===== design.v =====
`timescale 1ns / 1ps
module lcd_controller(
    input clk,
    input rst,
    input en,
    input cmd,
    input [7:0] data,
    output reg [7:4] DB,
    output reg LCD_E,
    output reg LCD_RS,
    output LCD_RW,
    output reg busy
    );
	assign LCD_RW = 0;
  wire buffer_write;
  reg buffer_read;
  reg [7:0] buffer_data;
  reg buffer_cmd;
  wire buffer_full;
  wire buffer_empty;
  reg [8:0] memory [0:31];
  reg [4:0] head, tail;
  always @ (negedge clk, posedge rst)
    if (rst)
      tail <= 0;
    else
      if (buffer_write)
        tail <= tail + 1;
  always @ (posedge clk)
    if (buffer_write)
      memory[tail - 5'd1] <= {cmd, data};
  always @ (negedge clk, posedge rst)
    if (rst)
      head <= 0;
    else
      if (buffer_read)
        head <= head + 1;
  always @ (posedge clk, posedge rst)
    if (rst)
      {buffer_cmd, buffer_data} <= 0;
    else
      if (buffer_read)
        {buffer_cmd, buffer_data} <= memory[head - 5'd1];
  reg [6:0] count;
  always @ (posedge clk, posedge rst)
    if (rst)
      count <= 0;
    else
      case ({buffer_write, buffer_read})
        2'b10: count <= count + 1;
        2'b01: count <= count - 1;
      endcase
  assign buffer_empty = (count == 0) ? 1'b1 : 0;
  assign buffer_full = (count == 7'd31) ? 1'b1 : 0;
  reg [24:0] init_seq_count;
  reg [3:0] init_seq_state;
	reg mode_state;
	parameter INIT_MODE = 1'b0;
	parameter NORMAL_MODE = 1'b1;
  reg [7:0] data_init;
  parameter IDLE = 4'd0;
  parameter FIFTEENMS = 4'd1;
  parameter ONE = 4'd2;
  parameter TWO = 4'd3;
  parameter THREE = 4'd4;
  parameter FOUR = 4'd5;
  parameter FIVE = 4'd6;
  parameter SIX = 4'd7;
  parameter SEVEN = 4'd8;
  parameter EIGHT = 4'd9;
  parameter DONE_POWER_INIT = 4'd10;
  always @ (posedge clk, posedge rst)
    if (rst)
      init_seq_state <= IDLE;
    else
      case (init_seq_state)
        IDLE: init_seq_state <= FIFTEENMS;
        FIFTEENMS:
          if (init_seq_count == (25'd750000 - 25'd1)) init_seq_state <= ONE;
          else init_seq_state <= FIFTEENMS;
        ONE:
          if (init_seq_count == (25'd12 - 25'd1)) init_seq_state <= TWO;
          else init_seq_state <= ONE;
        TWO:
          if (init_seq_count == (25'd205000 - 25'd1)) init_seq_state <= THREE;
          else init_seq_state <= TWO;
        THREE:
          if (init_seq_count == (25'd12 - 25'd1)) init_seq_state <= FOUR;
          else init_seq_state <= THREE;
        FOUR:
          if (init_seq_count == (25'd5000 - 25'd1)) init_seq_state <= FIVE;
          else init_seq_state <= FOUR;
        FIVE:
          if (init_seq_count == (25'd12 - 25'd1)) init_seq_state <= SIX;
          else init_seq_state <= FIVE;
        SIX:
          if (init_seq_count == (25'd2000 - 25'd1)) init_seq_state <= SEVEN;
          else init_seq_state <= SIX;
        SEVEN:
          if (init_seq_count == (25'd12 - 25'd1)) init_seq_state <= EIGHT;
          else init_seq_state <= SEVEN;
        EIGHT:
          if (init_seq_count == (25'd2000 - 25'd1)) init_seq_state <= DONE_POWER_INIT;
          else init_seq_state <= EIGHT;
        default: init_seq_state <= DONE_POWER_INIT;
      endcase
  always @ (posedge clk, posedge rst)
    if (rst)
      init_seq_count <= 0;
    else
      case (init_seq_state)
        FIFTEENMS:
          if (init_seq_count == (25'd750000 - 25'd1)) init_seq_count <= 0;
          else init_seq_count <= init_seq_count + 1;
        ONE, THREE, FIVE, SEVEN:
          if (init_seq_count == (25'd12 - 25'd1)) init_seq_count <= 0;
          else init_seq_count <= init_seq_count + 1;
        TWO:
          if (init_seq_count == (25'd205000 - 25'd1)) init_seq_count <= 0;
          else init_seq_count <= init_seq_count + 1;
        FOUR:
          if (init_seq_count == (25'd5000 - 25'd1)) init_seq_count <= 0;
          else init_seq_count <= init_seq_count + 1;
        SIX, EIGHT:
          if (init_seq_count == (25'd2000 - 25'd1)) init_seq_count <= 0;
          else init_seq_count <= init_seq_count + 1;
      endcase
  reg [3:0] timing_seq_state;
  reg [16:0] timing_count;
  parameter INIT_TIMING = 4'd0;
  parameter HIGH_SETUP = 4'd1;
  parameter HIGH_HOLD = 4'd2;
  parameter ONEUS = 4'd3;
  parameter LOW_SETUP = 4'd4;
  parameter LOW_HOLD = 4'd5;
  parameter FORTYUS = 4'd6;
  parameter CLEAR_HOME_PAUSE = 4'd7;
  parameter DONE_WRITE = 4'd8;
  parameter CLEAR_CMD = 8'h01;
  parameter HOME_CMD = 7'h01;
	reg tx_init;
  always @ (posedge clk, posedge rst)
    if (rst)
      timing_seq_state <= 0;
    else
      case (timing_seq_state)
        INIT_TIMING:
          if (tx_init) timing_seq_state <= HIGH_SETUP;
          else timing_seq_state <= INIT_TIMING;
        HIGH_SETUP:
          if (timing_count == 17'd2 - 17'd1) timing_seq_state <= HIGH_HOLD;
          else timing_seq_state <= HIGH_SETUP;
        HIGH_HOLD:
          if (timing_count == 17'd12 - 17'd1) timing_seq_state <= ONEUS;
          else timing_seq_state <= HIGH_HOLD;
        ONEUS:
          if (timing_count == 17'd50 - 17'd1) timing_seq_state <= LOW_SETUP;
          else timing_seq_state <= ONEUS;
        LOW_SETUP:
          if (timing_count == 17'd2 - 17'd1) timing_seq_state <= LOW_HOLD;
          else timing_seq_state <= LOW_SETUP;
        LOW_HOLD:
          if (timing_count == 17'd12 - 17'd1) timing_seq_state <= FORTYUS;
          else timing_seq_state <= LOW_HOLD;
        FORTYUS:
          if (timing_count == 17'd2000 - 17'd1)
            case (mode_state)
              INIT_MODE:
                if ( (data_init == CLEAR_CMD) || (data_init[7:1] == HOME_CMD) )
                  timing_seq_state <= CLEAR_HOME_PAUSE;
                else
                  timing_seq_state <= DONE_WRITE;
              NORMAL_MODE:
                if ( (buffer_data == CLEAR_CMD ) || (buffer_data[7:1] == HOME_CMD) )
                  timing_seq_state <= CLEAR_HOME_PAUSE;
                else
                  timing_seq_state <= DONE_WRITE;
              default: timing_seq_state <= DONE_WRITE;
            endcase
          else
            timing_seq_state <= FORTYUS;
        CLEAR_HOME_PAUSE:
          if (timing_count == 17'd82000 - 17'd1) timing_seq_state <= DONE_WRITE;
          else timing_seq_state <= CLEAR_HOME_PAUSE;
        DONE_WRITE: timing_seq_state <= INIT_TIMING;
      endcase
  always @ (posedge clk, posedge rst)
    if (rst)
      timing_count <= 0;
    else
      case (timing_seq_state)
        HIGH_SETUP, LOW_SETUP:
          if (timing_count == 17'd2 - 17'd1) timing_count <= 0;
          else timing_count <= timing_count + 1;
        HIGH_HOLD, LOW_HOLD:
          if (timing_count == 17'd12 - 17'd1) timing_count <= 0;
          else timing_count <= timing_count + 1;
        ONEUS:
          if (timing_count == 17'd50 - 17'd1) timing_count <= 0;
          else timing_count <= timing_count + 1;
        FORTYUS:
          if (timing_count == 17'd2000 - 17'd1) timing_count <= 0;
          else timing_count <= timing_count + 1;
        CLEAR_HOME_PAUSE:
          if (timing_count == 17'd82000 - 17'd1) timing_count <= 0;
          else timing_count <= timing_count + 1;
      endcase
  reg [5:0] init_mode_state;
  reg [25:0] main_counter;
  parameter INIT = 6'd0;
  parameter FUNCTION_SET = 6'd1;
  parameter ENTRY_SET = 6'd2;
  parameter SET_DISPLAY = 6'd3;
  parameter CLEAR_DISPLAY = 6'd4;
  parameter SET_ADDR = 6'd5;
  parameter CHAR_L = 6'd6;
  parameter CHAR_C = 6'd7;
  parameter CHAR_D1 = 6'd8;
  parameter CHAR_SPACE = 6'd9;
  parameter CHAR_R = 6'd10;
  parameter CHAR_E = 6'd11;
  parameter CHAR_A = 6'd12;
  parameter CHAR_D2 = 6'd13;
  parameter CHAR_Y = 6'd14;
  parameter ONESEC = 6'd15;
  parameter CLEAR_LCD_READY = 6'd16;
  parameter DONE_INIT_MODE = 6'd17;
  parameter TIMEONESEC = 26'd500000;
  always @ (posedge clk, posedge rst)
    if (rst)
      init_mode_state <= 0;
    else
      case (init_mode_state)
        INIT:
          if (init_seq_state == DONE_POWER_INIT) init_mode_state <= FUNCTION_SET;
          else init_mode_state <= INIT;
        FUNCTION_SET:
          if (timing_seq_state == DONE_WRITE) init_mode_state <= ENTRY_SET;
          else init_mode_state <= FUNCTION_SET;
        ENTRY_SET:
          if (timing_seq_state == DONE_WRITE) init_mode_state <= SET_DISPLAY;
          else init_mode_state <= ENTRY_SET;
        SET_DISPLAY:
          if (timing_seq_state == DONE_WRITE) init_mode_state <= CLEAR_DISPLAY;
          else init_mode_state <= SET_DISPLAY;
        CLEAR_DISPLAY:
          if (timing_seq_state == DONE_WRITE) init_mode_state <= SET_ADDR;
          else init_mode_state <= CLEAR_DISPLAY;
        SET_ADDR:
          if (timing_seq_state == DONE_WRITE) init_mode_state <= CHAR_L;
          else init_mode_state <= SET_ADDR;
        CHAR_L:
          if (timing_seq_state == DONE_WRITE) init_mode_state <= CHAR_C;
          else init_mode_state <= CHAR_L;
        CHAR_C:
          if (timing_seq_state == DONE_WRITE) init_mode_state <= CHAR_D1;
          else init_mode_state <= CHAR_C;
        CHAR_D1:
          if (timing_seq_state == DONE_WRITE) init_mode_state <= CHAR_SPACE;
          else init_mode_state <= CHAR_D1;
        CHAR_SPACE:
          if (timing_seq_state == DONE_WRITE) init_mode_state <= CHAR_R;
          else init_mode_state <= CHAR_SPACE;
        CHAR_R:
          if (timing_seq_state == DONE_WRITE) init_mode_state <= CHAR_E;
          else init_mode_state <= CHAR_R;
        CHAR_E:
          if (timing_seq_state == DONE_WRITE) init_mode_state <= CHAR_A;
          else init_mode_state <= CHAR_E;
        CHAR_A:
          if (timing_seq_state == DONE_WRITE) init_mode_state <= CHAR_D2;
          else init_mode_state <= CHAR_A;
        CHAR_D2:
          if (timing_seq_state == DONE_WRITE) init_mode_state <= CHAR_Y;
          else init_mode_state <= CHAR_D2;
        CHAR_Y:
          if (timing_seq_state == DONE_WRITE) init_mode_state <= ONESEC;
          else init_mode_state <= CHAR_Y;
        ONESEC:
          if (main_counter == TIMEONESEC - 26'd1) init_mode_state <= CLEAR_LCD_READY;
          else init_mode_state <= ONESEC;
        CLEAR_LCD_READY:
          if (timing_seq_state == DONE_WRITE) init_mode_state <= DONE_INIT_MODE;
          else init_mode_state <= CLEAR_LCD_READY;
        default:
          init_mode_state <= DONE_INIT_MODE;
      endcase
  always @ (posedge clk, posedge rst)
    if (rst)
      main_counter <= 0;
    else
      case (init_mode_state)
        ONESEC:
          if (main_counter == TIMEONESEC - 26'd1) main_counter <= 0;
          else main_counter <= main_counter + 1;
        default: main_counter <= 0;
      endcase
	always @ (posedge clk, posedge rst)
		if (rst)
			mode_state <= 0;
		else
			case (mode_state)
				INIT_MODE:
					if (init_mode_state == DONE_INIT_MODE) mode_state <= NORMAL_MODE;
					else mode_state <= INIT_MODE;
				default: mode_state <= NORMAL_MODE;
			endcase
	reg normal_mode_state;
  parameter NORMAL_MODE_IDLE = 1'd0;
  parameter WRITE_DATA = 1'd1;
  always @ (posedge clk, posedge rst)
    if (rst)
      normal_mode_state <= 0;
    else
      case (normal_mode_state)
        NORMAL_MODE_IDLE:
          if (!buffer_empty)
            normal_mode_state <= WRITE_DATA;
          else
            normal_mode_state <= NORMAL_MODE_IDLE;
        WRITE_DATA:
          if (timing_seq_state == DONE_WRITE) normal_mode_state <= NORMAL_MODE_IDLE;
          else normal_mode_state <= WRITE_DATA;
        default: normal_mode_state <= NORMAL_MODE_IDLE;
      endcase
  always @ (*) begin
  	case (mode_state)
  		INIT_MODE:
        case (init_mode_state)
          FUNCTION_SET, ENTRY_SET, SET_DISPLAY, CLEAR_DISPLAY, SET_ADDR,
          CHAR_L, CHAR_C, CHAR_D1, CHAR_SPACE, CHAR_R, CHAR_E, CHAR_A, CHAR_D2,
          CHAR_Y, CLEAR_LCD_READY:
            tx_init <= 1'b1;
          default:
            tx_init <= 0;
        endcase
  		NORMAL_MODE:
  			case (normal_mode_state)
          WRITE_DATA:
  					tx_init <= 1'b1;
  				default:
  					tx_init <= 0;
  			endcase
  	endcase
  end
  always @ (*)
		case (mode_state)
			INIT_MODE:
				case (init_mode_state)
				  CHAR_L, CHAR_C, CHAR_D1, CHAR_SPACE, CHAR_R, CHAR_E, CHAR_A,
				  CHAR_D2, CHAR_Y:
            LCD_RS <= 1'b1;
				  default:
            LCD_RS <= 0;
				endcase
			NORMAL_MODE:
				case (normal_mode_state)
          WRITE_DATA:
            LCD_RS <= ~buffer_cmd;
					default:
            LCD_RS <= 0;
				endcase
		endcase
  always @ (*)
		case (init_mode_state)
		  FUNCTION_SET: data_init <= 8'h28;
		  ENTRY_SET: data_init <= 8'h06;
		  SET_DISPLAY: data_init <= 8'h0D;
		  CLEAR_DISPLAY, CLEAR_LCD_READY: data_init <= 8'h01;
		  SET_ADDR: data_init <= 8'h80;
		  CHAR_L: data_init <= 8'h4C;
		  CHAR_C: data_init <= 8'h43;
		  CHAR_D1: data_init <= 8'h44;
		  CHAR_SPACE: data_init <= 8'h20;
		  CHAR_R: data_init <= 8'h72;
		  CHAR_E: data_init <= 8'h65;
		  CHAR_A: data_init <= 8'h61;
		  CHAR_D2: data_init <= 8'h64;
		  CHAR_Y: data_init <= 8'h79;
		  default: data_init <= 0;
		endcase
  always @ (*)
		case (mode_state)
			INIT_MODE:
				case (init_mode_state)
				  INIT:
            case (init_seq_state)
              ONE, THREE, FIVE:
                DB <= 4'h3;
              SEVEN:
                DB <= 4'h2;
              default: DB <= 0;
            endcase
				  default:
            case (timing_seq_state)
              HIGH_SETUP, HIGH_HOLD: DB <= data_init[7:4];
              LOW_SETUP, LOW_HOLD: DB <= data_init[3:0];
              default: DB <= 0;
            endcase
				endcase
			NORMAL_MODE:
        case (normal_mode_state)
          WRITE_DATA:
            case (timing_seq_state)
              HIGH_SETUP, HIGH_HOLD: DB <= buffer_data[7:4];
              LOW_SETUP, LOW_HOLD: DB <= buffer_data[3:0];
              default: DB <= 0;
            endcase
          default: DB <= 0;
        endcase
		endcase
  always @ (*)
		case (mode_state)
			INIT_MODE:
				case (init_mode_state)
				  INIT:
            case (init_seq_state)
              ONE, THREE, FIVE, SEVEN:
                LCD_E <= 1'b1;
              default: LCD_E <= 0;
            endcase
				  default:
            case (timing_seq_state)
              HIGH_SETUP, LOW_SETUP: LCD_E <= 0;
              HIGH_HOLD, LOW_HOLD: LCD_E <= 1'b1;
              default: LCD_E <= 0;
            endcase
				endcase
			NORMAL_MODE:
				case (timing_seq_state)
					HIGH_SETUP, LOW_SETUP: LCD_E <= 0;
					HIGH_HOLD, LOW_HOLD: LCD_E <= 1'b1;
					default: LCD_E <= 0;
				 endcase
		endcase
  always @ (*)
		case (mode_state)
			INIT_MODE:
				case (init_mode_state)
				  DONE_INIT_MODE: busy <= 1'b0;
				  default: busy <= 1'b1;
				endcase
			NORMAL_MODE:
        if (buffer_full) busy <= 1'b1;
        else busy <= 1'b0;
		endcase
  assign buffer_write = ((en) && (!buffer_full)) ? 1'b1 : 0;
  always @ (posedge clk, posedge rst)
    if (rst)
      buffer_read <= 0;
    else
      case (mode_state)
        NORMAL_MODE:
          case (normal_mode_state)
            NORMAL_MODE_IDLE:
              if (!buffer_empty) buffer_read <= 1'b1;
              else buffer_read <= 0;
            default: buffer_read <= 0;
          endcase
        default:
          buffer_read <= 0;
      endcase
endmodule
`timescale 1ns / 1ps
module snaptest(
  input clk,
  input rst,
  input busy,
  input PS2_CLK,
  input PS2_DATA,
  output reg en,
  output reg cmd,
  output reg [7:0] data,
  output reg [7:0] LED
  );
  reg ps2cf;
  reg ps2df;
  wire en_sr_clk_filter;
  wire en_sr_data_filter;
  wire [7:0] ps2_clk_filter;
  wire [7:0] ps2_data_filter;
  shift_register_8bit S1 (
    .clk(clk),
    .rst(rst),
    .en(en_sr_clk_filter),
    .din(PS2_CLK),
    .sr(ps2_clk_filter)
    );
  shift_register_8bit S2 (
    .clk(clk),
    .rst(rst),
    .en(en_sr_data_filter),
    .din(PS2_DATA),
    .sr(ps2_data_filter)
    );
  assign en_sr_clk_filter = 1'b1;
  always @ (posedge clk, posedge rst)
    if (rst)
      ps2cf <= 1'b1;   
    else
      if (ps2_clk_filter == 8'hff) ps2cf <= 1'b1;
      else if (ps2_clk_filter == 8'h00) ps2cf <= 0;
  assign en_sr_data_filter = 1'b1;
  always @ (posedge clk, posedge rst)
    if (rst)
      ps2df <= 1'b1;   
    else
      if (ps2_data_filter == 8'hff) ps2df <= 1'b1;
      else if (ps2_data_filter == 8'h00) ps2df <= 0;
  wire en_sr_keyval1;
  wire en_sr_keyval2;
  wire en_sr_keyval3;
  wire [10:0] sr_val1;
  wire [10:0] sr_val2;
  wire [10:0] sr_val3;
  reg [7:0] keyval1;
  reg [7:0] keyval2;
  reg [7:0] keyval3;
  shift_register_11bit SE1 (
    .clk(clk),
    .rst(rst),
    .en(en_sr_keyval1),
    .din(ps2df),
    .sr(sr_val1)
    );
  shift_register_11bit SE2 (
    .clk(clk),
    .rst(rst),
    .en(en_sr_keyval2),
    .din(ps2df),
    .sr(sr_val2)
    );
  shift_register_11bit SE3 (
    .clk(clk),
    .rst(rst),
    .en(en_sr_keyval3),
    .din(ps2df),
    .sr(sr_val3)
    );
  reg [4:0] state;
  reg [3:0] bit_count;
  parameter IDLE = 5'd0;
  parameter WTCLKLO1 = 5'd1;
  parameter SHIFT1_IN = 5'd2;
  parameter WTCLKHI1 = 5'd3;
  parameter GETKEY1 = 5'd4;
  parameter WTCLKLO2 = 5'd5;
  parameter SHIFT2_IN = 5'd6;
  parameter WTCLKHI2 = 5'd7;
  parameter GETKEY2 = 5'd8;
  parameter BREAKEY = 5'd9;
  parameter WTCLKLO3 = 5'd10;
  parameter SHIFT3_IN = 5'd11;
  parameter WTCLKHI3 = 5'd12;
  parameter GETKEY3 = 5'd13;
  parameter SENDDATA = 5'd14;
  parameter SENDASCII = 5'd15;
  parameter SENDBACKSPACE = 5'd16;
  parameter SENDARROWKEY = 5'd17;
  parameter SENDCAPSLOCK = 5'd18;
  always @ (posedge clk, posedge rst) begin
    if (rst) begin
      state <= 0;
    end
    else begin
      case (state)
        IDLE:
          if (ps2df) state <= IDLE;
          else state <= WTCLKLO1;
        WTCLKLO1:
          case (ps2cf)
            1'b0: state <= SHIFT1_IN;
            1'b1:
              if (bit_count == 11) state <= GETKEY1;
              else state <= WTCLKLO1;
          endcase
        SHIFT1_IN: state <= WTCLKHI1;
        WTCLKHI1:
          if (ps2cf) state <= WTCLKLO1;
          else state <= WTCLKHI1;
        GETKEY1: state <= WTCLKLO2;
		    WTCLKLO2:
          case (ps2cf)
            1'b0: state <= SHIFT2_IN;
            1'b1:
              if (bit_count == 11) state <= GETKEY2;
              else state <= WTCLKLO2;
          endcase
        SHIFT2_IN: state <= WTCLKHI2;
        WTCLKHI2:
          if (ps2cf) state <= WTCLKLO2;
          else state <= WTCLKHI2;
        GETKEY2: state <= BREAKEY;
        BREAKEY:
          if (keyval2 == 8'hF0)
            state <= WTCLKLO3;
          else if (keyval1 == 8'hE0)
            state <= WTCLKLO1;
          else if ((keyval1 == 8'hF0) && ((keyval2 == 8'h12) || (keyval2 == 8'h59)))  
            state <= IDLE;
          else
            state <= WTCLKLO2;
        WTCLKLO3:
          case (ps2cf)
            1'b0: state <= SHIFT3_IN;
            1'b1:
              if (bit_count == 11) state <= GETKEY3;
              else state <= WTCLKLO3;
          endcase
        SHIFT3_IN: state <= WTCLKHI3;
        WTCLKHI3:
          if (ps2cf) state <= WTCLKLO3;
          else state <= WTCLKHI3;
        GETKEY3: state <= SENDDATA;
		    SENDDATA:
    			case (keyval3)
    				8'h66: state <= SENDBACKSPACE;
    				8'h75, 8'h6B, 8'h72, 8'h74: state <= SENDARROWKEY;
            8'h12, 8'h59: state <= IDLE;  
            8'h58: state <= SENDCAPSLOCK;
    				default: state <= SENDASCII;
    			endcase
        SENDASCII:
          if (keyval1 == 8'h12)
            state <= WTCLKLO2;
          else
            state <= IDLE;
		    SENDARROWKEY, SENDBACKSPACE, SENDCAPSLOCK: state <= IDLE;
		endcase
    end
  end
  always @ (posedge clk, posedge rst) begin
    if (rst) begin
      bit_count <= 0;
    end
    else begin
      case (state)
        WTCLKHI1, WTCLKHI2, WTCLKHI3:
          if (ps2cf) bit_count <= bit_count + 1;
        GETKEY1, GETKEY2, GETKEY3:
          bit_count <= 0;
        default:
          bit_count <= bit_count;
      endcase
    end
  end
  assign en_sr_keyval1 = (state == SHIFT1_IN) ? 1'b1 : 0;
  assign en_sr_keyval2 = (state == SHIFT2_IN) ? 1'b1 : 0;
  assign en_sr_keyval3 = (state == SHIFT3_IN) ? 1'b1 : 0;
  always @ (posedge clk, posedge rst) begin
    if (rst)
      keyval1 <= 0;
    else
      if (state == GETKEY1)
        keyval1 <= sr_val1[9:1];
  end
  always @ (posedge clk, posedge rst) begin
    if (rst)
      keyval2 <= 0;
    else
      if (state == GETKEY2)
        keyval2 <= sr_val2[9:1];
  end
  always @ (posedge clk, posedge rst) begin
    if (rst)
      keyval3 <= 0;
    else
      if (state == GETKEY3)
        keyval3 <= sr_val3[9:1];
  end
	reg data_ready;
	always @ (*)
		if (state == SENDDATA)
			data_ready <= 1'b1;
		else
			data_ready <= 0;
	reg [7:0] ascii;
	reg ascii_read;
	reg backspace_read;
	reg arrowkey_read;
  reg shiftkey_read;
  reg capslock_read;
  always @ (*)
    if (state == SENDCAPSLOCK)
      capslock_read <= 1'b1;
    else
      capslock_read <= 0;
  always @ (*)
    if ((state == SENDASCII) && ((keyval1 == 8'h12) || (keyval1 == 8'h59)))
      shiftkey_read <= 1'b1;
    else
      shiftkey_read <= 0;
  always @ (*)
    if (state == SENDASCII)
      ascii_read <= 1'b1;
    else
      ascii_read <= 0;
  always @ (*)
    if (state == SENDBACKSPACE)
      backspace_read <= 1'b1;
    else
      backspace_read <= 0;
  always @ (*)
    if (state == SENDARROWKEY)
      arrowkey_read <= 1'b1;
    else
      arrowkey_read <= 0;
  parameter caps_small_base = 8'h61;
	parameter caps_large_base = 8'h41;
	reg [7:0] caps_base;
	always @ (posedge clk, posedge rst)
    if (rst)
      caps_base <= caps_small_base;
    else
      if (capslock_read)
        case (caps_base)
          caps_small_base:
            if (keyval3 == 8'h58) caps_base <= caps_large_base;
            else caps_base <= caps_small_base;
          caps_large_base:
            if (keyval3 == 8'h58) caps_base <= caps_small_base;
            else caps_base <= caps_large_base;
        endcase
	always @ (posedge clk, posedge rst) begin
		if (rst) begin
			ascii <= 0;
		end
		else begin
			if (state == SENDASCII) begin
				case (keyval3)
					8'h1C:
            if (shiftkey_read)
              case (caps_base)
                caps_small_base: ascii <= (caps_large_base + 0);
                caps_large_base: ascii <= (caps_small_base + 0);
              endcase
            else
              ascii <= (caps_base + 0);	 
					8'h32:
            if (shiftkey_read)
              case (caps_base)
                caps_small_base: ascii <= (caps_large_base + 1);
                caps_large_base: ascii <= (caps_small_base + 1);
              endcase
            else
              ascii <= (caps_base + 1);	 
					8'h21:
            if (shiftkey_read)
              case (caps_base)
                caps_small_base: ascii <= (caps_large_base + 2);
                caps_large_base: ascii <= (caps_small_base + 2);
              endcase
            else
              ascii <= (caps_base + 2);	 
					8'h23:
            if (shiftkey_read)
              case (caps_base)
                caps_small_base: ascii <= (caps_large_base + 3);
                caps_large_base: ascii <= (caps_small_base + 3);
              endcase
            else
              ascii <= (caps_base + 3);	 
					8'h24:
            if (shiftkey_read)
              case (caps_base)
                caps_small_base: ascii <= (caps_large_base + 4);
                caps_large_base: ascii <= (caps_small_base + 4);
              endcase
            else
              ascii <= (caps_base + 4);	 
					8'h2B:
            if (shiftkey_read)
              case (caps_base)
                caps_small_base: ascii <= (caps_large_base + 5);
                caps_large_base: ascii <= (caps_small_base + 5);
              endcase
            else
              ascii <= (caps_base + 5);	 
					8'h34:
            if (shiftkey_read)
              case (caps_base)
                caps_small_base: ascii <= (caps_large_base + 6);
                caps_large_base: ascii <= (caps_small_base + 6);
              endcase
            else
              ascii <= (caps_base + 6);	 
					8'h33:
            if (shiftkey_read)
              case (caps_base)
                caps_small_base: ascii <= (caps_large_base + 7);
                caps_large_base: ascii <= (caps_small_base + 7);
              endcase
            else
              ascii <= (caps_base + 7);	 
					8'h43:
            if (shiftkey_read)
              case (caps_base)
                caps_small_base: ascii <= (caps_large_base + 8);
                caps_large_base: ascii <= (caps_small_base + 8);
              endcase
            else
              ascii <= (caps_base + 8);	 
					8'h3B:
            if (shiftkey_read)
              case (caps_base)
                caps_small_base: ascii <= (caps_large_base + 9);
                caps_large_base: ascii <= (caps_small_base + 9);
              endcase
            else
              ascii <= (caps_base + 9);	 
					8'h42:
            if (shiftkey_read)
              case (caps_base)
                caps_small_base: ascii <= (caps_large_base + 10);
                caps_large_base: ascii <= (caps_small_base + 10);
              endcase
            else
              ascii <= (caps_base + 10);	 
					8'h4B:
            if (shiftkey_read)
              case (caps_base)
                caps_small_base: ascii <= (caps_large_base + 11);
                caps_large_base: ascii <= (caps_small_base + 11);
              endcase
            else
              ascii <= (caps_base + 11);	 
					8'h3A:
            if (shiftkey_read)
              case (caps_base)
                caps_small_base: ascii <= (caps_large_base + 12);
                caps_large_base: ascii <= (caps_small_base + 12);
              endcase
            else
              ascii <= (caps_base + 12);	 
					8'h31:
            if (shiftkey_read)
              case (caps_base)
                caps_small_base: ascii <= (caps_large_base + 13);
                caps_large_base: ascii <= (caps_small_base + 13);
              endcase
            else
              ascii <= (caps_base + 13);	 
					8'h44:
            if (shiftkey_read)
              case (caps_base)
                caps_small_base: ascii <= (caps_large_base + 14);
                caps_large_base: ascii <= (caps_small_base + 14);
              endcase
            else
              ascii <= (caps_base + 14);	 
					8'h4D:
            if (shiftkey_read)
              case (caps_base)
                caps_small_base: ascii <= (caps_large_base + 15);
                caps_large_base: ascii <= (caps_small_base + 15);
              endcase
            else
              ascii <= (caps_base + 15);	 
					8'h15:
            if (shiftkey_read)
              case (caps_base)
                caps_small_base: ascii <= (caps_large_base + 16);
                caps_large_base: ascii <= (caps_small_base + 16);
              endcase
            else
              ascii <= (caps_base + 16);	 
					8'h2D:
            if (shiftkey_read)
              case (caps_base)
                caps_small_base: ascii <= (caps_large_base + 17);
                caps_large_base: ascii <= (caps_small_base + 17);
              endcase
            else
              ascii <= (caps_base + 17);	 
					8'h1B:
            if (shiftkey_read)
              case (caps_base)
                caps_small_base: ascii <= (caps_large_base + 18);
                caps_large_base: ascii <= (caps_small_base + 18);
              endcase
            else
              ascii <= (caps_base + 18);	 
					8'h2C:
            if (shiftkey_read)
              case (caps_base)
                caps_small_base: ascii <= (caps_large_base + 19);
                caps_large_base: ascii <= (caps_small_base + 19);
              endcase
            else
              ascii <= (caps_base + 19);	 
					8'h3C:
            if (shiftkey_read)
              case (caps_base)
                caps_small_base: ascii <= (caps_large_base + 20);
                caps_large_base: ascii <= (caps_small_base + 20);
              endcase
            else
              ascii <= (caps_base + 20);	 
					8'h2A:
            if (shiftkey_read)
              case (caps_base)
                caps_small_base: ascii <= (caps_large_base + 21);
                caps_large_base: ascii <= (caps_small_base + 21);
              endcase
            else
              ascii <= (caps_base + 21);	 
					8'h1D:
            if (shiftkey_read)
              case (caps_base)
                caps_small_base: ascii <= (caps_large_base + 22);
                caps_large_base: ascii <= (caps_small_base + 22);
              endcase
            else
              ascii <= (caps_base + 22);	 
					8'h22:
            if (shiftkey_read)
              case (caps_base)
                caps_small_base: ascii <= (caps_large_base + 23);
                caps_large_base: ascii <= (caps_small_base + 23);
              endcase
            else
              ascii <= (caps_base + 23);	 
					8'h35:
            if (shiftkey_read)
              case (caps_base)
                caps_small_base: ascii <= (caps_large_base + 24);
                caps_large_base: ascii <= (caps_small_base + 24);
              endcase
            else
              ascii <= (caps_base + 24);	 
					8'h1A:
            if (shiftkey_read)
              case (caps_base)
                caps_small_base: ascii <= (caps_large_base + 25);
                caps_large_base: ascii <= (caps_small_base + 25);
              endcase
            else
              ascii <= (caps_base + 25);	 
					8'h45, 8'h70: ascii <= 8'h30;	 
					8'h16, 8'h69: ascii <= 8'h31;	 
					8'h1E, 8'h72: ascii <= 8'h32;	 
					8'h26, 8'h7A: ascii <= 8'h33;	 
					8'h25, 8'h6B: ascii <= 8'h34;	 
					8'h2E, 8'h73: ascii <= 8'h35;	 
					8'h36, 8'h74: ascii <= 8'h36;	 
					8'h3D, 8'h6C: ascii <= 8'h37;	 
					8'h3E, 8'h75: ascii <= 8'h38;	 
					8'h46, 8'h7D: ascii <= 8'h39;	 
					8'h29: ascii <= 8'h20;
					default: ascii <= 8'h41;
				endcase
			end
		end
	end
	assign caps_lock_make_code = (keyval3 == 8'h58) ? 1'b1 : 0;
  parameter S_IDLE = 5'd0;
  parameter S_2 = 5'd2;
  parameter S_ASCII = 5'd3;
  parameter S_WRASCII1 = 5'd4;
  parameter S_WRASCII2 = 5'd5;
  parameter S_WRASCII3 = 5'd6;
  parameter S_CNT16 = 5'd7;
  parameter S_CNT32 = 5'd8;
  parameter S_BACKSPACE = 5'd9;
  parameter S_MOVEADDRLOWRIGHTA = 5'd10;
  parameter S_MOVEADDRLOWRIGHTB = 5'd11;
  parameter S_MOVEADDRLEFTA = 5'd12;
  parameter S_WRSPACE = 5'd13;
  parameter S_MOVEADDRLEFTB = 5'd14;
  parameter S_ARROWKEY = 5'd15;
  parameter S_MOVEADDRARWUP = 5'd16;
  parameter S_MOVEADDRARWDOWN = 5'd17;
  parameter S_MOVEADDRARWLEFT = 5'd18;
  parameter S_MOVEADDRARWRIGHT = 5'd19;
  reg [4:0] data_controller_state;
  reg [5:0] char_count;
  always @ (posedge clk, posedge rst)
    if (rst)
      data_controller_state <= S_IDLE;
    else
      case(data_controller_state)
        S_IDLE:
    			if (!caps_lock_make_code)
            if (char_count == 6'd32)
              data_controller_state <= S_CNT32;
            else
      				case ({busy, data_ready})
      					2'b10: data_controller_state <= S_IDLE;
      					2'b01: data_controller_state <= S_2;
      					default: data_controller_state <= S_IDLE;
      				endcase
    			else
    				data_controller_state <= S_IDLE;
        S_2:
    			if (backspace_read)
    				data_controller_state <= S_BACKSPACE;
    			else if (ascii_read)
    				data_controller_state <= S_ASCII;
    			else if (arrowkey_read)
    				data_controller_state <= S_ARROWKEY;
        S_ASCII:
          if (char_count == 6'd16)
            data_controller_state <= S_CNT16;
          else
            data_controller_state <= S_WRASCII1;
  		  S_WRASCII1: data_controller_state <= S_WRASCII2;
  		  S_WRASCII2:
    			if (!busy)
    				data_controller_state <= S_WRASCII3;
    			else
    				data_controller_state <= S_WRASCII2;
  		  S_WRASCII3: data_controller_state <= S_IDLE;
  		  S_CNT16: data_controller_state <= S_WRASCII1;
  		  S_CNT32: data_controller_state <= S_IDLE;
  		  S_BACKSPACE:
    			if (char_count == 0)
    				data_controller_state <= S_MOVEADDRLOWRIGHTA;
    			else
    				data_controller_state <= S_MOVEADDRLEFTA;
  		  S_MOVEADDRLEFTA: data_controller_state <= S_WRSPACE;
  		  S_MOVEADDRLOWRIGHTA: data_controller_state <= S_WRSPACE;
  		  S_WRSPACE:
    			if (char_count == 0)
    				data_controller_state <= S_MOVEADDRLOWRIGHTB;
    			else
    				data_controller_state <= S_MOVEADDRLEFTB;
  		  S_MOVEADDRLEFTB: data_controller_state <= S_IDLE;
  		  S_MOVEADDRLOWRIGHTB: data_controller_state <= S_IDLE;
  		  S_ARROWKEY:
          case (keyval3)
            8'h75: data_controller_state <= S_MOVEADDRARWUP;
            8'h72: data_controller_state <= S_MOVEADDRARWDOWN;
            8'h6B: data_controller_state <= S_MOVEADDRARWLEFT;
            8'h74: data_controller_state <= S_MOVEADDRARWRIGHT;
          endcase
        S_MOVEADDRARWUP: data_controller_state <= S_IDLE;
        S_MOVEADDRARWDOWN: data_controller_state <= S_IDLE;
        S_MOVEADDRARWLEFT: data_controller_state <= S_IDLE;
        S_MOVEADDRARWRIGHT: data_controller_state <= S_IDLE;
		endcase
  reg [5:0] char_count_sub;
  reg line_bit;
	always @ (*)
    if (char_count <= 6'd16)
      line_bit <= 0;
    else
      line_bit <= 1'b1;
	always @ (*)
    if (char_count <= 6'd16)
      char_count_sub <= 6'd1;
    else
      char_count_sub <= 6'd17;
  always @ (posedge clk, posedge rst)
    if (rst)
      {cmd,data} <= 0;
    else
  		case (data_controller_state)
  			S_WRASCII3: {cmd,data} <= {1'b0, ascii};
  			S_CNT16: {cmd,data} <= {1'b1, 8'hC0};
  			S_CNT32: {cmd,data} <= {1'b1, 8'h80};
  			S_MOVEADDRLEFTA,
        S_MOVEADDRLEFTB:
          {cmd, data} <= {1'b1, 1'b1, line_bit, char_count[5:0] - char_count_sub};
  			S_WRSPACE: {cmd, data} <= {1'b0, 8'h20};
  			S_MOVEADDRLOWRIGHTA, S_MOVEADDRLOWRIGHTB:
  				{cmd, data} <= {1'b1, 8'hCF};
        S_MOVEADDRARWUP, S_MOVEADDRARWDOWN:
          if (line_bit)
            {cmd, data} <= {1'b1, 1'b1, ~line_bit, char_count[5:0] - char_count_sub + 6'd1};
          else
            {cmd, data} <= {1'b1, 1'b1, ~line_bit, char_count[5:0]};
        S_MOVEADDRARWLEFT:
          if (char_count == 6'd16)
            {cmd, data} <= {1'b1, 8'h8F};
          else if (char_count == 6'd0)
            {cmd, data} <= {1'b1, 8'hCF};
          else
            {cmd, data} <= {1'b1, 1'b1, line_bit, char_count[5:0] - char_count_sub};
        S_MOVEADDRARWRIGHT:
          if (char_count == 6'd15)
            {cmd, data} <= {1'b1, 8'hC0};
          else if (char_count == 6'd31)
            {cmd, data} <= {1'b1, 8'h80};
          else
            {cmd, data} <= {1'b1, 1'b1, line_bit, char_count[5:0] - char_count_sub + 6'd2};
  		endcase
  always @ (posedge clk)
    if (rst)
      en <= 0;
    else
  		case (data_controller_state)
  			S_WRASCII3,
        S_CNT16,
        S_CNT32,
        S_MOVEADDRLEFTA,
        S_MOVEADDRLEFTB,
  			S_WRSPACE,
        S_MOVEADDRLOWRIGHTA,
        S_MOVEADDRLOWRIGHTB,
        S_MOVEADDRARWUP,
        S_MOVEADDRARWDOWN,
        S_MOVEADDRARWLEFT,
        S_MOVEADDRARWRIGHT:
  				en <= 1'b1;
  			default:
  				en <= 0;
		  endcase
	always @ (posedge clk, posedge rst) begin
		if (rst)
			char_count <= 0;
		else
			case (data_controller_state)
				S_WRASCII3: char_count <= char_count + 1;
				S_CNT32: char_count <= 0;
				S_MOVEADDRLEFTB: char_count <= char_count - 1;
        S_MOVEADDRLOWRIGHTB: char_count <= 6'd31;
        S_MOVEADDRARWUP,
        S_MOVEADDRARWDOWN:
          if (char_count > 16)
            char_count <= char_count - 6'd16;
          else
            char_count <= char_count + 6'd16;
        S_MOVEADDRARWLEFT:
          if (char_count == 6'd0)
            char_count <= 6'd31;
          else
            char_count <= char_count - 1;
        S_MOVEADDRARWRIGHT:
          if (char_count == 6'd31)
            char_count <= 0;
          else
            char_count <= char_count + 1;
			endcase
	end
	always @ (posedge clk, posedge rst) begin
    if (rst)
      LED <= 0;
    else
		  LED <= keyval1;
  end
endmodule
module shift_register_11bit(
  input clk,
  input rst,
  input en,
  input din,
  output reg [10:0] sr
  );
  always @ (posedge clk, posedge rst)
    if (rst)
      sr <= 0;
    else
      if (en)
        sr <= {din, sr[10:1]};
endmodule
module shift_register_8bit(
  input clk,
  input rst,
  input en,
  input din,
  output reg [7:0] sr
  );
  always @ (posedge clk, posedge rst)
    if (rst)
      sr <= 8'hff;
    else
      if (en)
        sr <= {din, sr[7:1]};
endmodule
`timescale 1ns / 1ps
module lcd_top(
  input clk,
  input rst,
  input PS2_CLK,
  input PS2_DATA,
  output [7:4] DB,
  output LCD_E,
  output LCD_RS,
  output LCD_RW,
  output [7:0] LED
  );
  wire busy;
  wire cmd;
  wire en;
  wire [7:0] data;
  snaptest LD1 (
    .clk(clk),
    .rst(rst),
    .busy(busy),
	 .PS2_CLK(PS2_CLK),
	 .PS2_DATA(PS2_DATA),
    .cmd(cmd),
    .en(en),
    .data(data),
	 .LED(LED)
    );
  lcd_controller LC1 (
    .clk(clk),
    .rst(rst),
    .en(en),
    .cmd(cmd),
    .data(data),
    .DB(DB),
    .LCD_E(LCD_E),
    .LCD_RS(LCD_RS),
    .LCD_RW(LCD_RW),
    .busy(busy)
    );
endmodule

===== run.sh =====
#!/bin/bash
# the make line also repeats each setting of config.mk as NAME=value (left out here)
make -C /OpenROAD-flow-scripts/flow DESIGN_CONFIG=/design/flow/config.mk WORK_HOME=/design/flow/orfs CLKGATE_MAP_FILE= finish

===== config.mk =====
export PLATFORM = sky130hd
export DESIGN_NAME = lcd_top
export DESIGN_NICKNAME = lcd_top
export VERILOG_FILES = /design/flow/design.v
export SDC_FILE = /design/flow/constraint.sdc
export NUM_CORES = 4
export LEC_CHECK = 0
export ABC_AREA = 1
export CAP_MARGIN = 20
export CORE_ASPECT_RATIO = 1.76
export CORE_MARGIN = 2
export CORE_UTILIZATION = 40
export CTS_CLUSTER_SIZE = 81
export GPL_ROUTABILITY_DRIVEN = 0
export GPL_TIMING_DRIVEN = 0
export MAX_ROUTING_LAYER = met4
export MIN_ROUTING_LAYER = met2
export PLACE_DENSITY_LB_ADDON = 0.06
export SLEW_MARGIN = 25
export TNS_END_PERCENT = 65

===== constraint.sdc =====
create_clock -name core_clock -period 16.1 [get_ports {clk}]
set_input_delay 3.2200 -clock core_clock [delete_from_list [all_inputs] [get_ports {clk}]]
set_output_delay 3.2200 -clock core_clock [all_outputs]
set_load 0.01 [all_outputs]

==> reports/qor.yml, run 1 <==
outcome: "no timing/DRC/antenna violations"
ys_cells: 2900
maxSlewHeadroom_pct: 19.0
worstSetupStartpoint: "LC1.head[0]"
synth_dominant_cell_count: "nand2_1"
edf_count: 288
ys_types: 64
design_area_um2: 30000
clkTransAtPathRegs_ps: 70
start_kind: "flop"
crit_required_ps: 16660
worstPathCellList: "inv_1, buf_2, buf_2, buf_2, ha_1, buf_2, buf_2, buf_1, o21ai_0, o211ai_1, o211ai_1, buf_4, nand3_1, nand3_1, nand2_1"
combinationalPowerShare_pct: 2.3
drtIter0Drc: 7597
critPathBufInv: 8
synth-main-ff-cell: "edfxtp_1"
synth_top_area_share_pct: 32.6
pg_seq_mw: 1.48
finalHoldViolCount: 0
adder_share_pct: 1.73
crit_top_cell: "buf_2"
cts-root-buf: "clkbuf_16"
yosysChipArea_um2: 26500
p_total_mw: 2.91
synth_top_cell_by_area: "edfxtp_1"
ir_worst_vdd_uv: 126
grt-ovfl-total: 0
cp.depth: 15
grt_pass1_vias: 30300
ys_top_logic_family: "simple AND/OR/NAND/NOR gates"
power_frac_seq_pct: 50.8
setup_violations: 0
critPathKind: "reg2reg"
ctsHoldBuffers: 0
die_w_um: 198
tool_warnings: 43
placed_cells: 3816
htreeDepth: 2
tightest_slew_ps: 1210
worstPathMaxFanout: 10
r2r_end: "LC1.buffer_cmd"
ys_seq_share_pct: 56.6
mux_share_pct: 0.0377
cts_resized: 0
final_max_slew_viol_count: 0
port_buffers: 17
ant_nets: 0
design.core.area_um2: 65800
drtPass1Iterations: 13
top_cells_by_area: "edfxtp_1 33%, dfrtp_1 21%, nand2_1 7.6%"
synthesis.area_um2: 26500
async_reset_ff_share_pct: 46.7
stdcell_count: 3917
leakagePower_nw: 11.3
swShare_pct: 22.3
finClkSkew_ps: 42.8
r2r_cells: 15
antenna_found_initial: 0
slowest_delay_ps: 640
grt_start_max_net_pins: 34
hp-class: "reg2reg"
rsz0062_at_grt: "false"
post-route-drc-count: 0
cp-end-kind: "flop"
cts_tree: "done"
grt.total_usage_pct: 37.8
worst_path_max_delay_cell: "buf_1"
ys_sh_aoi_pct: 11.0
dieArea_um2: 68500
pg_comb_mw: 0.0659
hp-start: "LD1.S1.sr[3]"
r2r_slack_ps: 3440
syn-mean-instance-area_um2: 9.15
p_clk_share_pct: 47.0
min_delay_worst_endpoint: "LD1.S1.sr[2]"
wl_per_cell_um: 21.5
postPlaceCellArea_um2: 28000
internal-power_mw: 2.26
yosys.area_share.simple_pct: 22.7
drt_wl_total_mm: 84.1
drt-vias-per-instance: 7.52
power_leader: "sequential cells"
grt_first_pass_wirelength_mm: 125
ys_seq_elements: 542
area_growth_syn_to_layout_pct: 12.9
numCtsBuffers: 52
fill_cells: 6376
cap_viol_max_count: 0
cts.path.max_buffers: 3
ys_warn_count: 5
clock_net_power_mw: 1.37
ios: 19
xor_area_share_pct: 2.14
syn_inst: 2900
clk_latency_ps: 640
num_vias: 29500
initCoreUtil_pct: 40.3
switching_power_mw: 0.648
common_cells: "539 x nand2_1, 438 x nor2_1, 288 x edfxtp_1"
dp_hpwl_mm: 60.0
nets: 3023
hold_depth: 0
crit_end: "LC1.buffer_cmd"
r2r_start: "LC1.head[0]"
std_cell_rows: 125
die_y_um: 346
clock-sinks: 542
arrival_ps: 13220
crit_family: "buffers and inverters"
pwr_density_cell_nw_per_um2: 97.1
cts_setup_buffers: 0
==> area by class of cell <==
cell class                 count  area [um2]  area share, %
sequential                   542       15000           50.2
multi-input combinational   1977       10000           33.4
clock buffer                  64        1420           4.73
tap                          889        1110           3.71
inverter                     288        1090           3.64
buffer                        94         454           1.52
clock inverter                33         453           1.51
timing repair buffer          28         388           1.29
antenna                        2        5.00         0.0167
==> routing by layer <==
layer  routed length (um)  global-route usage, %  vias up
met5                    0                      -        -
met4                11600                   12.2        0
met3                27200                   38.5     1118
met2                45300                   49.1     8004
met1                    0                      -    10300
li1                     -                      -    10000
==> stage by stage <==
stage	setup TNS (ps)	setup slack (ps)	utilization, %	hold slack (ps)
after floorplan	0	1660	-	354
after global placement	-4630	-480	42.3	356
after detailed placement	0	3560	42.6	356
after CTS	0	4000	45.4	365
after global routing	0	3360	45.5	369
final	0	3440	45.5	363
==> run 2, diff against run 1 <==
Settings changed: CORE_ASPECT_RATIO 1.76 to default, CORE_UTILIZATION 40 to 30, CTS_CLUSTER_SIZE 81 to default, GPL_ROUTABILITY_DRIVEN 0 to default, GPL_TIMING_DRIVEN 0 to 1, MAX_ROUTING_LAYER met4 to default, MIN_ROUTING_LAYER met2 to default, PLACE_DENSITY_LB_ADDON 0.06 to default, SETUP_SLACK_MARGIN from default to 0.71, SLEW_MARGIN 25 to 20, TNS_END_PERCENT 65 to default.
Clock period 16.1 ns to 10.1 ns, I/O delays scaled along.
==> reports/qor.yml, run 2 <==
outcome: "no timing/DRC/antenna violations"  # unchanged
hp-class: "reg2reg"  # unchanged
clock_net_power_mw: 2.13  # was 1.37 mW
numCtsBuffers: 56  # was 52
regArea_um2: 15000  # about the same
n_antenna_cell: 0  # was 2
switching_power_mw: 0.963  # was 0.648 mW
synth_top_area_share_pct: 32.6  # unchanged
xor_area_share_pct: 2.14  # unchanged
ys_top_logic_family: "simple AND/OR/NAND/NOR gates"  # unchanged
common_cells: "539 x nand2_1, 438 x nor2_1, 288 x edfxtp_1"  # unchanged
fill_cells: 8913  # was 6,376
pwr_density_cell_nw_per_um2: 154  # was 97.1 nW/um2
rsz0062_at_grt: "false"  # unchanged
r2r_slack_ps: 1450  # was 3440 ps
logic_area_um2: 10000  # was 10,000 um2
yosys.area_share.simple_pct: 22.7  # unchanged
grt_first_pass_wirelength_mm: 107  # was 125 mm
r2r_start: "LC1.head[0]"  # unchanged
post-place-ws_ps: 1460  # was 3560 ps
internal-power_mw: 3.61  # was 2.26 mW
clk_latency_ps: 620  # was 640 ps
port_buffers: 17  # unchanged
die_w_um: 301  # was 198 um
power_leader: "sequential cells"  # unchanged
r2r_end: "LC1.buffer_data[2]"  # was LC1.buffer_cmd
p_clk_share_pct: 46.5  # was 47.0%
synth-main-ff-cell: "edfxtp_1"  # unchanged
cp.depth: 10  # was 15
crit_family: "buffers and inverters"  # unchanged
synth_dominant_cell_count: "nand2_1"  # unchanged
finClkSkew_ps: 43.5  # was 42.8 ps
hold_depth: 0  # unchanged
cts-root-buf: "clkbuf_16"  # unchanged
setup_slack_ps: 1450  # was 3440 ps
cts_setup_buffers: 0  # unchanged
crit_required_ps: 10610  # was 16,660 ps
tightest_slew_ps: 1090  # was 1210 ps
wl_per_cell_um: 16.1  # was 21.5 um
std_cell_rows: 109  # was 125
grt_start_max_net_pins: 108  # was 34
met2WireLength_mm: 31.0  # was 45.3 mm
ys_cells: 2900  # unchanged
clkTransAtPathRegs_ps: 60  # was 70 ps
ctsHoldBuffers: 0  # unchanged
design_area_um2: 29800  # was 30,000 um2
worst_path_max_delay_cell: "ha_4"  # was buf_1
grt.total_usage_pct: 14.5  # was 37.8%
slowest_delay_ps: 940  # was 640 ps
antenna_found_initial: 0  # unchanged
p_total_mw: 4.57  # was 2.91 mW
dieArea_um2: 90900  # was 68,500 um2
power_frac_seq_pct: 51.5  # was 50.8%
worstPathMaxFanout: 107  # was 10
num_vias: 20200  # was 29,500
syn_inst: 2900  # unchanged
mux_share_pct: 0.0377  # unchanged
cts_tree: "done"  # unchanged
synth_top_cell_by_area: "edfxtp_1"  # unchanged
leakagePower_nw: 11.0  # was 11.3 nW
worstSetupStartpoint: "LC1.head[0]"  # unchanged
clock-sinks: 542  # unchanged
setup_violations: 0  # unchanged
pg_seq_mw: 2.35  # was 1.48 mW
hp-start: "LD1.S2.sr[1]"  # was LD1.S1.sr[3]
design.core.area_um2: 88000  # was 65,800 um2
tool_warnings: 46  # was 43
ys_warn_count: 5  # unchanged
dp_hpwl_mm: 44.4  # was 60.0 mm
maxSlewHeadroom_pct: 27.1  # was 19.0%
drtIter0Drc: 1868  # was 7,597
ys_seq_elements: 542  # unchanged
adder_share_pct: 1.73  # unchanged
fin_tns_setup_ps: 0  # unchanged
critPathBufInv: 3  # was 8
crit_end: "LC1.buffer_data[2]"  # was LC1.buffer_cmd
yosysChipArea_um2: 26500  # unchanged
ios: 19  # unchanged
cp-end-kind: "flop"  # unchanged
grt_pass1_vias: 19400  # was 30,300
drtPass1Iterations: 6  # was 13
min_delay_worst_endpoint: "LD1.S2.sr[0]"  # was LD1.S1.sr[2]
finalHoldViolCount: 0  # unchanged
cap_viol_max_count: 0  # unchanged
drt-vias-per-instance: 4.91  # was 7.52
nets: 2939  # was 3,023
highest_layer: "met4"  # unchanged
htreeDepth: 2  # unchanged
crit_top_cell: "nand3_1"  # was buf_2
edf_count: 288  # unchanged
met3_length_mm: 3.75  # was 27.2 mm
critPathKind: "reg2reg"  # unchanged
arrival_ps: 9160  # was 13,220 ps
die_y_um: 301  # was 346 um
combinationalPowerShare_pct: 2.0  # was 2.3%
gp_congestion: 0.892
syn-mean-instance-area_um2: 9.15  # unchanged
pg_comb_mw: 0.0899  # was 0.0659 mW
ant_nets: 0  # unchanged
start_kind: "flop"  # unchanged
top_cells_by_area: "edfxtp_1 33%, dfrtp_1 21%, nand2_1 7.6%"  # unchanged
ys_seq_share_pct: 56.6  # unchanged
postPlaceCellArea_um2: 27900  # was 28,000 um2
synthesis.area_um2: 26500  # unchanged
swShare_pct: 21.1  # was 22.3%
drt_wl_total_mm: 66.3  # was 84.1 mm
initCoreUtil_pct: 30.2  # was 40.3%
cts.path.max_buffers: 3  # unchanged
ys_sh_aoi_pct: 11.0  # unchanged
ys_types: 64  # unchanged
wl_met1_mm: 30.2  # was 0 um
final_max_slew_viol_count: 0  # unchanged
async_reset_ff_share_pct: 46.7  # unchanged
cts_resized: 0  # unchanged
area_growth_syn_to_layout_pct: 12.1  # was 12.9%
ir_worst_vdd_uv: 130  # was 126 uV
r2r_cells: 10  # was 15
post-route-drc-count: 0  # unchanged
grt-ovfl-total: 0  # unchanged
worstPathCellList: "inv_4, ha_4, inv_1, buf_4, o21ai_0, o221ai_1, nand3_1, nand3_1, nand3_1, nand2_1"  # was inv_1, buf_2, buf_2, buf_2, ha_1, buf_2, buf_2, buf_1, o21ai_0, o211ai_1, o211ai_1, buf_4, nand3_1, nand3_1, nand2_1
[run 2: routing by layer]
metal	GRT usage, %	vias to the layer above
met5	0	-
met4	3.78	0
met3	2.18	91
met2	23.6	589
met1	20.2	9614
li1	-	9899
[run 2: stage by stage]
stage | util (%) | hold slack, ps | instances
after global routing | 33.8 | 362 | 4111
final | 33.8 | 350 | 4111
after detailed placement | 31.7 | 356 | 4005
after global placement | 31.7 | 355 | 4005
after CTS | 33.8 | 353 | 4110
after floorplan | - | 354 | 2901
[run 2: area by class of cell]
class | count | share of cell area, %
clock buffers | 78 | 5.19
clock inverters | 27 | 1.09
inverters | 288 | 3.67
multi-input cells | 1977 | 33.6
flip-flops and latches | 542 | 50.5
well taps | 1165 | 4.90
repair buffers | 34 | 1.01
==> run 3, diff against run 2 <==
Settings changed: CORE_UTILIZATION 30 to 72, CTS_CLUSTER_SIZE from default to 15, GPL_TIMING_DRIVEN 1 to default, PLACE_DENSITY_LB_ADDON from default to 0.03, SETUP_SLACK_MARGIN 0.71 to 2.18.
Clock period 10.1 ns to 8.19 ns, I/O delays scaled along.
==> reports/qor.yml, run 3 <==
ys_types: 64  # unchanged
cts-root-buf: "clkbuf_16"  # unchanged
cts.path.max_buffers: 3  # unchanged
haltStage: "global routing (5_1_grt)"
async_reset_ff_share_pct: 46.7  # unchanged
yosys.area_share.simple_pct: 22.7  # unchanged
placed_cells: 3304  # was 4,005
die_w_um: 196  # was 301 um
mux_share_pct: 0.0377  # unchanged
dp_hpwl_mm: 44.7  # was 44.4 mm
ys_warn_count: 5  # unchanged
ctsHoldBuffers: 0  # unchanged
edf_count: 288  # unchanged
ys_top_logic_family: "simple AND/OR/NAND/NOR gates"  # unchanged
synthesis.area_um2: 26500  # unchanged
synth_dominant_cell_count: "nand2_1"  # unchanged
xor_area_share_pct: 2.14  # unchanged
std_cell_rows: 70  # was 109
synth-main-ff-cell: "edfxtp_1"  # unchanged
die_y_um: 196  # was 301 um
design.core.area_um2: 36400  # was 88,000 um2
postPlaceCellArea_um2: 27300  # was 27,900 um2
top_cells_by_area: "edfxtp_1 33%, dfrtp_1 21%, nand2_1 7.6%"  # unchanged
yosysChipArea_um2: 26500  # unchanged
ys_seq_share_pct: 56.6  # unchanged
ys_sh_aoi_pct: 11.0  # unchanged
ys_seq_elements: 542  # unchanged
common_cells: "539 x nand2_1, 438 x nor2_1, 288 x edfxtp_1"  # unchanged
synth_top_cell_by_area: "edfxtp_1"  # unchanged
clock-sinks: 542  # unchanged
outcome: "aborted with a tool error"  # was no timing/DRC/antenna violations
syn-mean-instance-area_um2: 9.15  # unchanged
ios: 19  # unchanged
port_buffers: 17  # unchanged
adder_share_pct: 1.73  # unchanged
gp_congestion: 0.924  # was 0.892
synth_top_area_share_pct: 32.6  # unchanged
dieArea_um2: 38400  # was 90,900 um2
syn_inst: 2900  # unchanged
initCoreUtil_pct: 72.8  # was 30.2%
ys_cells: 2900  # unchanged
htreeDepth: 2  # unchanged
numCtsBuffers: 53  # was 56
==> run 3: stage by stage <==
step / total power, mW / hold slack [ps] / setup WS (ps) / util [%]
4_1_cts: 5.54 / 365 / 2020 / 84.5
3_5_place_dp: 3.08 / 357 / 1300 / 74.8
3_3_place_gp: 3.07 / 355 / 1530 / 74.8
2_1_floorplan: 3.04 / 354 / -713 / -
==> run 3: repair_timing <==
item / 4_1_cts
cloned: 16
setup buffers: 87
pin swaps: 68
setup endpoints to repair: 297
resized: 102
==> run 4, diff against run 3 <==
Settings changed: ABC_AREA 1 to default, CORE_UTILIZATION 72 to 68, CTS_CLUSTER_SIZE 15 to default, PLACE_DENSITY_LB_ADDON 0.03 to default, SETUP_SLACK_MARGIN 2.18 to 3.1, SLEW_MARGIN 20 to 5.
Clock period 8.19 ns to 12.3 ns, I/O delays scaled along.
==> reports/qor.yml, run 4 <==
outcome: "no timing/DRC/antenna violations"  # was aborted with a tool error
clock_net_power_mw: 1.76
ys_warn_count: 5  # unchanged
cp-end-kind: "flop"
synth_top_area_share_pct: 34.6  # was 32.6%
crit_required_ps: 12760
worstPathMaxFanout: 28
num_vias: 16700
postPlaceCellArea_um2: 25500  # was 27,300 um2
switching_power_mw: 0.791
ant_nets: 0
post-route-drc-count: 0
synth_top_cell_by_area: "edfxtp_1"  # unchanged
htreeDepth: 2  # unchanged
rsz0062_at_grt: "false"
clkTransAtPathRegs_ps: 60
r2r_slack_ps: 3270
ys_types: 86  # was 64
hp-class: "reg2reg"
grt-ovfl-total: 0
std_cell_rows: 70  # unchanged
numCtsBuffers: 53  # unchanged
xor_area_share_pct: 3.01  # was 2.14%
ys_top_logic_family: "simple AND/OR/NAND/NOR gates"  # unchanged
syn-mean-instance-area_um2: 12.9  # was 9.15 um2
maxSlewHeadroom_pct: 22.7
area_growth_syn_to_layout_pct: 10.5
nets: 1982
slowest_delay_ps: 490
synthesis.area_um2: 25000  # was 26,500 um2
clock-sinks: 542  # unchanged
ys_seq_elements: 542  # unchanged
n_antenna_cell: 0
ys_cells: 1941  # was 2,900
crit_family: "multiplexers"
worstSetupStartpoint: "LC1.head[0]"
mux_share_pct: 11.0  # was 0.0377%
p_total_mw: 3.75
port_buffers: 17  # unchanged
tool_warnings: 46
gp_congestion: 1.04  # was 0.924
grt_pass1_vias: 16100
hold_depth: 0
r2r_start: "LC1.head[0]"
swShare_pct: 21.1
power_frac_seq_pct: 51.5
synth_dominant_cell_count: "edfxtp_1"  # was nand2_1
cts-root-buf: "clkbuf_16"  # unchanged
critPathBufInv: 3
dieArea_um2: 38300  # was 38,400 um2
async_reset_ff_share_pct: 46.7  # unchanged
r2r_cells: 8
fin_util_pct: 75.8
syn_inst: 1941  # was 2,900
setup_violations: 0
die_y_um: 196  # about the same
antenna_found_initial: 0
cts.path.max_buffers: 3  # unchanged
internal-power_mw: 2.96
arrival_ps: 9490
crit_end: "LC1.buffer_data[2]"
die_w_um: 196  # about the same
start_kind: "flop"
critPathKind: "reg2reg"
finClkSkew_ps: 46.1
fill_cells: 2254
cp.depth: 8
ios: 19  # unchanged
ys_sh_aoi_pct: 8.44  # was 11.0%
ctsHoldBuffers: 0  # unchanged
drt-vias-per-instance: 6.80
adder_share_pct: 1.83  # was 1.73%
design.core.area_um2: 36400  # unchanged
fin_tns_setup_ps: 0
p_clk_share_pct: 47.0
worstPathCellList: "buf_6, inv_1, ha_4, buf_6, mux4_2, mux4_2, mux2i_1, a21oi_1"
regArea_um2: 15000
logic_area_um2: 9420
drtPass1Iterations: 7
leakagePower_nw: 9.52
drt_wl_total_mm: 60.7
power_leader: "sequential cells"
hp-start: "LD1.S2.sr[4]"
cap_viol_max_count: 0
combinationalPowerShare_pct: 1.5
design_area_um2: 27600
dp_hpwl_mm: 39.2  # was 44.7 mm
common_cells: "288 x edfxtp_1, 221 x dfrtp_1, 171 x nor2_1"  # was 539 x nand2_1, 438 x nor2_1, 288 x edfxtp_1
r2r_end: "LC1.buffer_data[2]"
edf_count: 288  # unchanged
clk_latency_ps: 630
min_delay_worst_endpoint: "LD1.S2.sr[3]"
yosysChipArea_um2: 25000  # was 26,500 um2
yosys.area_share.simple_pct: 13.3  # was 22.7%
final_max_slew_viol_count: 0
ir_worst_vdd_uv: 135
worst_path_max_delay_cell: "mux4_2"
pg_comb_mw: 0.0571
pg_seq_mw: 1.93
top_cells_by_area: "edfxtp_1 35%, dfrtp_1 22%, mux4_2 8.1%"  # was edfxtp_1 33%, dfrtp_1 21%, nand2_1 7.6%
grt_first_pass_wirelength_mm: 95.2
grt.total_usage_pct: 32.7
wl_per_cell_um: 24.7
grt_start_max_net_pins: 80
ys_seq_share_pct: 60.1  # was 56.6%
finalHoldViolCount: 0
pwr_density_cell_nw_per_um2: 136
initCoreUtil_pct: 68.6  # was 72.8%
drtIter0Drc: 1929
cts_tree: "done"
synth-main-ff-cell: "edfxtp_1"  # unchanged
tightest_slew_ps: 1150
==> run 4: layout make-up <==
cell class	instances	area share [%]
inverters	51	0.706
clock buffers	64	5.13
repair buffers	40	1.67
clock inverters	36	1.87
flip-flops and latches	542	54.4
multi-input cells	1254	34.1
well taps	468	2.12
==> run 4: metrics by stage <==
stage          hold slack [ps]  worst slack [ps]  std cells
3_5_place_dp               357              2850       2347
5_1_grt                    369              3130       2455
4_1_cts                    366              3130       2449
2_1_floorplan              352               520       1942
6_report                   365              3270       2455
3_3_place_gp               356              2950       2346
==> run 4: what timing repair did <==
action,4_1_cts,5_1_grt
pin swaps,1,2
buffers inserted,2,3
gates resized,1,3
setup endpoints to repair,9,9
endpoints found under the hold margin,0,0
==> run 4: routing by layer <==
layer | share of wire [%] | global-route usage [%] | wire length (um) | up-vias
li1 | - | - | - | 7326
met1 | 40 | 47.5 | 24500 | 8240
met2 | 46 | 48.6 | 27600 | 990
met3 | 11 | 10.2 | 6850 | 126
met4 | 2.7 | 9.43 | 1660 | 0
met5 | 0 | 0 | 0 | -
==> run 5, diff against run 4 <==
Settings changed: ABC_AREA from default to 0, CELL_PAD_IN_SITES_GLOBAL_PLACEMENT from default to 2, CORE_ASPECT_RATIO from default to 1.7, CORE_MARGIN 2 to 10, CORE_UTILIZATION 68 to 58, CTS_CLUSTER_DIAMETER from default to 256, GPL_ROUTABILITY_DRIVEN from default to 0, GPL_TIMING_DRIVEN from default to 1, MAX_ROUTING_LAYER from default to met5, PLACE_DENSITY_LB_ADDON from default to 0.19, SETUP_SLACK_MARGIN 3.1 to 4.47, SLEW_MARGIN 5 to 30, TNS_END_PERCENT from default to 95.
Clock period 12.3 ns to 19.1 ns, I/O delays scaled along.
==> reports/qor.yml, run 5 <==
std_cell_rows: 99  # was 70
maxSlewHeadroom_pct: 28.8  # was 22.7%
numCtsBuffers: 47  # was 53
synth_top_cell_by_area: "edfxtp_1"  # unchanged
post-place-ws_ps: 4240  # was 2850 ps
critPathKind: "in2async"  # was reg2reg
cp-end-kind: "async pin"  # was flop
cts-root-buf: "clkbuf_16"  # unchanged
ys_top_logic_family: "simple AND/OR/NAND/NOR gates"  # unchanged
worstPathMaxFanout: 93  # was 28
pwr_density_cell_nw_per_um2: 83.0  # was 136 nW/um2
post-route-drc-count: 0  # unchanged
common_cells: "288 x edfxtp_1, 221 x dfrtp_1, 171 x nor2_1"  # unchanged
fin_tns_setup_ps: 0  # unchanged
clkTransAtPathRegs_ps: 70  # was 60 ps
design.core.area_um2: 42700  # was 36,400 um2
swShare_pct: 20.6  # was 21.1%
crit_family: "buffers and inverters"  # was multiplexers
xor_area_share_pct: 3.01  # unchanged
outcome: "no timing/DRC/antenna violations"  # unchanged
ys_seq_share_pct: 60.1  # unchanged
setup_slack_ps: 4880  # was 3270 ps
worstPathCellList: "clkdlybuf4s50_1, clkinvlp_4, buf_12, buf_16"  # was buf_6, inv_1, ha_4, buf_6, mux4_2, mux4_2, mux2i_1, a21oi_1
ys_cells: 1941  # unchanged
die_w_um: 179  # was 196 um
cts_tree: "done"  # unchanged
antenna_found_initial: 0  # unchanged
cap_viol_max_count: 0  # unchanged
power_frac_seq_pct: 55.0  # was 51.5%
tightest_slew_ps: 1060  # was 1150 ps
ys_sh_aoi_pct: 8.44  # unchanged
grt.total_usage_pct: 21.8  # was 32.7%
r2r_end: "LC1.buffer_data[0]"  # was LC1.buffer_data[2]
crit_end: "LC1.head[1]"  # was LC1.buffer_data[2]
mux_share_pct: 11.0  # unchanged
port_buffers: 17  # unchanged
ys_warn_count: 5  # unchanged
grt_pass1_vias: 16300  # was 16,100
grt_start_max_net_pins: 160  # was 80
cp.depth: 4  # was 8
cts.path.max_buffers: 3  # unchanged
rsz0062_at_grt: "false"  # unchanged
drtIter0Drc: 1429  # was 1,929
ctsHoldBuffers: 0  # unchanged
clock-sinks: 542  # unchanged
ys_seq_elements: 542  # unchanged
crit_required_ps: 10300  # was 12,760 ps
syn-mean-instance-area_um2: 12.9  # unchanged
grt_first_pass_wirelength_mm: 90.5  # was 95.2 mm
die_y_um: 291  # was 196 um
cts_resized: 0  # was 1
finalHoldViolCount: 0  # unchanged
clock_net_power_mw: 0.981  # was 1.76 mW
wl_per_cell_um: 22.3  # was 24.7 um
critPathBufInv: 4  # was 3
arrival_ps: 5430  # was 9490 ps
min_delay_worst_endpoint: "LD1.S1.sr[3]"  # was LD1.S2.sr[3]
setup_violations: 0  # unchanged
combinationalPowerShare_pct: 1.7  # was 1.5%
r2r_cells: 8  # unchanged
synthesis.area_um2: 25000  # unchanged
clk_latency_ps: 570  # was 630 ps
yosysChipArea_um2: 25000  # unchanged
hp-start: "LD1.S1.sr[4]"  # was LD1.S2.sr[4]
ir_worst_vdd_uv: 79.5  # was 135 uV
r2r_start: "LC1.head[0]"  # unchanged
adder_share_pct: 1.83  # unchanged
p_clk_share_pct: 43.4  # was 47.0%
syn_inst: 1941  # unchanged
grt-ovfl-total: 0  # unchanged
fill_cells: 3262  # was 2,254
pg_comb_mw: 0.0375  # was 0.0571 mW
power_leader: "sequential cells"  # unchanged
tool_warnings: 45  # was 46
dieArea_um2: 52100  # was 38,300 um2
synth_top_area_share_pct: 34.6  # unchanged
htreeDepth: 2  # unchanged
start_kind: "input pin"  # was flop
pg_seq_mw: 1.24  # was 1.93 mW
leakagePower_nw: 9.28  # was 9.52 nW
hp-class: "reg2reg"  # unchanged
n_antenna_cell: 0  # unchanged
synth_dominant_cell_count: "edfxtp_1"  # unchanged
ant_nets: 0  # unchanged
area_growth_syn_to_layout_pct: 9.00  # was 10.5%
r2r_slack_ps: 5720  # was 3270 ps
switching_power_mw: 0.465  # was 0.791 mW
worst_path_max_delay_cell: "clkdlybuf4s50_1"  # was mux4_2
finClkSkew_ps: 25.9  # was 46.1 ps
ios: 19  # unchanged
yosys.area_share.simple_pct: 13.3  # unchanged
slowest_delay_ps: 470  # was 490 ps
num_vias: 15800  # was 16,700
hold_depth: 0  # unchanged
final_max_slew_viol_count: 0  # unchanged
drtPass1Iterations: 6  # was 7
edf_count: 288  # unchanged
async_reset_ff_share_pct: 46.7  # unchanged
worstSetupStartpoint: "rst"  # was LC1.head[0]
nets: 1968  # was 1,982
initCoreUtil_pct: 58.5  # was 68.6%
internal-power_mw: 1.80  # was 2.96 mW
top_cells_by_area: "edfxtp_1 35%, dfrtp_1 22%, mux4_2 8.1%"  # unchanged
ys_types: 86  # unchanged
synth-main-ff-cell: "edfxtp_1"  # unchanged
cts_setup_buffers: 0  # was 2
drt_wl_total_mm: 56.2  # was 60.7 mm
drt-vias-per-instance: 6.25  # was 6.80
dp_hpwl_mm: 38.7  # was 39.2 mm
-- run 5: final cells by class --
cell class                      instances  area, um2  share of cell area [%]
Timing Repair Buffer                   32        319                    1.17
Multi-Input combinational cell       1254       9400                    34.5
Sequential cell                       542      15000                    55.2
Clock inverter                         31        315                    1.16
Clock buffer                           57       1290                    4.72
Tap cell                              555        694                    2.55
Inverter                               51        195                   0.716
-- run 5: per-layer routing --
layer  vias to the layer above  wire, um  track usage (%)
met5                         -         0                0
met4                         0      2370             8.87
met3                       149      1910             2.25
met2                       415     31200             40.0
met1                      7892     20700             25.1
li1                       7299         -                -
-- run 5: stage by stage --
stage / hold WS, ps / instances / total power [mW] / util, % / instance area (um2)
floorplan: 352 / 1942 / 1.29 / - / 25000
detailed placement: 362 / 2433 / 1.30 / 59.9 / 25600
CTS: 371 / 2521 / 2.28 / 63.7 / 27200
global placement: 359 / 2433 / 1.30 / 59.9 / 25600
global route: 377 / 2522 / 2.33 / 63.8 / 27300
finish: 370 / 2522 / 2.26 / 63.8 / 27300
No activity file was given, so power comes from the tool's default toggle rates.
